// conv_top
module conv_top
#(
    parameter DATA_WIDTH  = 8,
    parameter KERNEL_SIZE = 25
)
(
    input  logic                     i_clk,
    input  logic                     i_arstn,
	input  logic                     i_arstn_perf,
	input  logic                     i_enable_count2,
    input  logic                     i_ready,
    input  logic                     i_valid,
    input  logic [KERNEL_SIZE - 1:0] i_bit_X,
    input  logic [KERNEL_SIZE - 1:0] i_bit_K,
    output logic [              1:0] o_conv,
    output logic                     o_ready,
    output logic                     o_valid,
	output logic [             31:0] o_perf_cycle_count,
	output logic [             31:0] o_perf_cycle_count2
);
Size: ~2600 cells after synthesis, roughly 670 flip-flops, ~120 I/O pins, ~36000 sq um of cells after synthesis.
Settings: LEC_CHECK=0, CAP_MARGIN=20, CORE_MARGIN=3, CORE_UTILIZATION=44, CTS_CLUSTER_DIAMETER=259, CTS_CLUSTER_SIZE=13, GPL_ROUTABILITY_DRIVEN=1, MAX_ROUTING_LAYER=met5, MIN_ROUTING_LAYER=met1, PLACE_DENSITY=0.44, SETUP_SLACK_MARGIN=-0.16, SLEW_MARGIN=5, TNS_END_PERCENT=90; clock period 7.24 ns.
run.sh (not shown) runs the stock make flow with config.mk's settings and CLKGATE_MAP_FILE=.
The starting point finished with setup timing left.
Change:
- CORE_UTILIZATION: 44 -> 40
- CTS_CLUSTER_DIAMETER: 259 -> default
- CTS_CLUSTER_SIZE: 13 -> default
- GPL_ROUTABILITY_DRIVEN: 1 -> default
- MAX_ROUTING_LAYER: met5 -> default
- MIN_ROUTING_LAYER: met1 -> default
- PLACE_DENSITY: 0.44 -> default
- SETUP_SLACK_MARGIN: -0.16 -> default
- SLEW_MARGIN: 5 -> 35
- TNS_END_PERCENT: 90 -> default
- clock period: 7.24 -> 5.68 ns (I/O delays scaled with it)
Effect: The changed run completed and failed the layout checks on setup timing. Die size grows by roughly a tenth. Design area rose by a few percent. Critical path depth stays the same. Wire length rose by a few percent. Clock power went up by well over a third. Synthesized cell count is unchanged. Synthesized area does not change. Setup slack loses 1300 ps. Clock skew is higher by 11 ps.

* * *

Starting RTL as in the previous note.
==> flow/config.mk <==
export PLATFORM = sky130hd
export DESIGN_NAME = conv_top
export DESIGN_NICKNAME = conv_top
export VERILOG_FILES = /design/flow/design.v
export SDC_FILE = /design/flow/constraint.sdc
export NUM_CORES = 4
export LEC_CHECK = 0
export ABC_AREA = 1
export CAP_MARGIN = 20
export CORE_ASPECT_RATIO = 0.93
export CORE_MARGIN = 2
export CORE_UTILIZATION = 72
export CTS_CLUSTER_DIAMETER = 27
export CTS_CLUSTER_SIZE = 76
export GPL_ROUTABILITY_DRIVEN = 1
export MAX_ROUTING_LAYER = met5
export MIN_ROUTING_LAYER = met1
export PLACE_DENSITY = 0.39
export SETUP_SLACK_MARGIN = 1.34
export SLEW_MARGIN = 0
export TNS_END_PERCENT = 100
==> flow/constraint.sdc <==
create_clock -name core_clock -period 5.64 [get_ports {i_clk}]
set_input_delay 1.1280 -clock core_clock [delete_from_list [all_inputs] [get_ports {i_clk}]]
set_output_delay 1.1280 -clock core_clock [all_outputs]
set_load 0.01 [all_outputs]
The first run finished but fails on negative setup slack.
Rerun with:
CTS_CLUSTER_DIAMETER = 259   (was 27)
CTS_CLUSTER_SIZE = default   (was 76)
SETUP_SLACK_MARGIN = -0.16   (was 1.34)
Effect: The new run reached the layout checks and failed them: negative setup slack; combinational power goes down by 16%; sequential cell count does not change; critical path depth went down by 2; die area stays the same; first-iteration DRC count is lower by 35%; clock power is lower by 49%; cell area goes down by 6.6%; core utilization shrinks by 6.1 points; area after synthesis does not change; cell count shrinks by 3.0%.
Rerun with:
ABC_AREA = default   (was 1)
CORE_ASPECT_RATIO = default   (was 0.93)
CORE_UTILIZATION = 35   (was 72)
CTS_CLUSTER_DIAMETER = default   (was 259)
GPL_ROUTABILITY_DRIVEN = default   (was 1)
MAX_ROUTING_LAYER = default   (was met5)
MIN_ROUTING_LAYER = default   (was met1)
PLACE_DENSITY = default   (was 0.39)
SETUP_SLACK_MARGIN = default   (was -0.16)
SLEW_MARGIN = 20   (was 0)
TNS_END_PERCENT = default   (was 100)
clock period = 9.1 ns   (was 5.64 ns; I/O delays follow)
Outcome: The new run ran to the end with no violations. Via count decreases by a quarter to a third. Setup slack improved by 2.2 ns. Clock-buffer cell count increases by 11. Register-to-register slack improved by 3.2 ns. Combinational power decreases by well over a third. Synthesized area decreases by a few percent. Cell area decreases by a few percent. Non-clock buffer count decreases by 391. Power decreases by well over a third. Hold slack got worse by 0.0096 ns.
Rerun with:
CAP_MARGIN = 40   (was 20)
CORE_UTILIZATION = 72   (was 35)
clock period = 11.6 ns   (was 9.1 ns; I/O delays follow)
The new run completed without violations; critical path depth stays the same; power shrinks by 20%; first-iteration DRC count grows by 49%; final cell count shrinks by 16%; worst setup slack improves by 2.0 ns.

* * *

P:
Starting RTL as in the previous note.
export LEC_CHECK = 0
export CAP_MARGIN = 20
export CORE_MARGIN = 2
export CORE_UTILIZATION = 68
export CTS_CLUSTER_DIAMETER = 259
export GPL_ROUTABILITY_DRIVEN = 1
export MAX_ROUTING_LAYER = met5
export MIN_ROUTING_LAYER = met1
export PLACE_DENSITY = 0.44
export SETUP_SLACK_MARGIN = -0.16
export SLEW_MARGIN = 0
export TNS_END_PERCENT = 90
create_clock -name core_clock -period 6.28 [get_ports {i_clk}]
Nothing crashed in P and all stages finished; the problem is that the final layout failed, the offending checks being negative setup slack.
Modified inputs, Q compared to P
- MAX_ROUTING_LAYER: met5 -> met4
- PLACE_DENSITY: 0.44 -> unset
- SLEW_MARGIN: 0 -> 30
- SETUP_SLACK_MARGIN: -0.16 -> 0.71
- ABC_AREA: unset -> 1
- CORE_UTILIZATION: 68 -> 72
- CORE_ASPECT_RATIO: unset -> 0.9
- PLACE_DENSITY_LB_ADDON: unset -> 0.01
- the clock period (ns, I/O delays scaled along): 6.28 -> 5.09
- The flow completed for Q, but it is not clean: the layout still shows negative setup slack.
- Horizontal die dimension ended up 4.1% higher on Q than on P.
- The utilization reported for Q is greater than that of P by 5.1 points.
- As of Q, number of cells in Yosys stat had risen by more than half compared to P.
Inputs modified between Q and R:
- CORE_ASPECT_RATIO: 0.9 -> unset
- ABC_AREA: 1 -> unset
- TNS_END_PERCENT: 90 -> unset
- CTS_CLUSTER_DIAMETER: 259 -> unset
- CORE_UTILIZATION: 72 -> 38
- SETUP_SLACK_MARGIN: 0.71 -> unset
- SLEW_MARGIN: 30 -> 20
- MIN_ROUTING_LAYER: met1 -> unset
- GPL_ROUTABILITY_DRIVEN: 1 -> unset
- PLACE_DENSITY_LB_ADDON: 0.01 -> unset
- MAX_ROUTING_LAYER: met4 -> unset
- the clock period (ns, I/O delays scaled along): 5.09 -> 16.8
### Flow results
- R: full flow OK, the timing, DRC and antenna checks passed
- Across both runs, core utilization was lower for R than for Q.
- The setup slack on the worst flop-to-flop path of R is higher than that of Q.
- Compared to Q, R has sequential share of layout area 3.0 points higher.
- Total power | R below Q
For S, these inputs were changed with respect to R:
- CORE_UTILIZATION now 65, was 38
- the clock period (ns, I/O delays scaled along) now 9.79, was 16.8
==> comparison <==
In the floorplan summary, S is listed with a die area less than that of R.
Compared with R, in S worst hold-check slack down 0.0045 ns; relative slew slack up 1.1 points; TritonCTS sink count flat.

* * *

Starting RTL as in the previous note.
==> flow/design.v (excerpt) <==
module conv_top
#(
    parameter DATA_WIDTH  = 8,
    parameter KERNEL_SIZE = 25
)
(
    input  logic                     i_clk,
    input  logic                     i_arstn,
	input  logic                     i_arstn_perf,
	input  logic                     i_enable_count2,
    input  logic                     i_ready,
    input  logic                     i_valid,
    input  logic [KERNEL_SIZE - 1:0] i_bit_X,
    input  logic [KERNEL_SIZE - 1:0] i_bit_K,
    output logic [              1:0] o_conv,
    output logic                     o_ready,
    output logic                     o_valid,
	output logic [             31:0] o_perf_cycle_count,
	output logic [             31:0] o_perf_cycle_count2
);
    logic [3:0] s_count;
    logic s_valid_data_in;
    logic s_valid_data_out;
	logic [KERNEL_SIZE - 1:0] s_bit_X_delayed;
	logic [KERNEL_SIZE - 1:0] s_bit_K_delayed;
    logic [1:0] s_product [KERNEL_SIZE - 1:0];
    localparam N_OF_2FA = KERNEL_SIZE - 1;
    logic [N_OF_2FA - 1:0] s_carry_in;
    logic [N_OF_2FA - 1:0] s_carry_out;
    always_ff @(posedge i_clk, negedge i_arstn) begin
        if (~ i_arstn) begin
            s_bit_X_delayed <= '0;
            s_bit_K_delayed <= '0;
        end
        else if (s_valid_data_in) begin
            s_bit_X_delayed <= i_bit_X;
            s_bit_K_delayed <= i_bit_K;
        end
    end
    genvar i;
    generate
        for (i = 0; i < KERNEL_SIZE; i++) begin : serial_multipier
            serial_mul #(
                .DATA_WIDTH ( DATA_WIDTH )
            ) S_MUL0 (
                .i_clk     ( i_clk              ),
                .i_arstn   ( i_arstn            ),
                .i_valid   ( s_valid_data_in    ),
                .i_a       ( s_bit_X_delayed[i] ),
                .i_b       ( s_bit_K_delayed[i] ),
                .o_product ( s_product[i]       )
            );
        end
    endgenerate
    counter COUNT0 (
        .i_clk   ( i_clk           ),
        .i_arstn ( i_arstn         ),
        .i_valid ( s_valid_data_in ),
        .o_count ( s_count         )
    );
	assign s_valid_data_out = (s_count >= 4'd5) & (s_count <= 4'd12);
	always_ff @(posedge i_clk, negedge i_arstn_perf) begin
	    if (~ i_arstn_perf)
		    o_perf_cycle_count <= 32'b0;
		else if (s_valid_data_in)
		    o_perf_cycle_count <= o_perf_cycle_count + 32'b1;
  ...
clock: 5.09 ns
lec_check: 0
cap_margin: 20
core_margin: 2
core_utilization: 72
cts_cluster_diameter: 259
cts_cluster_size: 20
gpl_routability_driven: 1
max_routing_layer: met4
min_routing_layer: met1
place_density_lb_addon: 0.01
setup_slack_margin: 1.45
slew_margin: 30
tns_end_percent: 5
The first run ran to the end with violations: setup timing.
==> next run, changes <==
- CORE_UTILIZATION: 72 -> 65
- CTS_CLUSTER_DIAMETER: 259 -> unset
- CTS_CLUSTER_SIZE: 20 -> unset
- GPL_ROUTABILITY_DRIVEN: 1 -> unset
- MAX_ROUTING_LAYER: met4 -> unset
- MIN_ROUTING_LAYER: met1 -> unset
- PLACE_DENSITY_LB_ADDON: 0.01 -> unset
- SETUP_SLACK_MARGIN: 1.45 -> unset
- SLEW_MARGIN: 30 -> 20
- TNS_END_PERCENT: 5 -> unset
- clock period: 5.09 -> 8.31 ns (I/O delays scaled with it)
- With this change the flow passed the timing, DRC and antenna checks
- synthesized cell count is unchanged
- cell area decreases by 3.0%
- clock-buffer cell count increases by 65
- via count decreases by 5.5%
- routed wire length decreases by 6.9%
- worst setup slack gets better by 2300 ps
- critical path depth stays the same
- clock skew hardly moves
- cell count decreases by 5.3%
==> next run, changes <==
- CORE_UTILIZATION: 65 -> 70
- CTS_CLUSTER_DIAMETER: unset -> 141
- SETUP_SLACK_MARGIN: unset -> 1.17
- clock period: 8.31 -> 7.86 ns (I/O delays scaled with it)
Power climbs by 8.2%.
Flip-flop count stays the same.
Routed wire length climbs by 1.8%.
Power figures rest on the tool's default switching activity, not on a simulated workload.
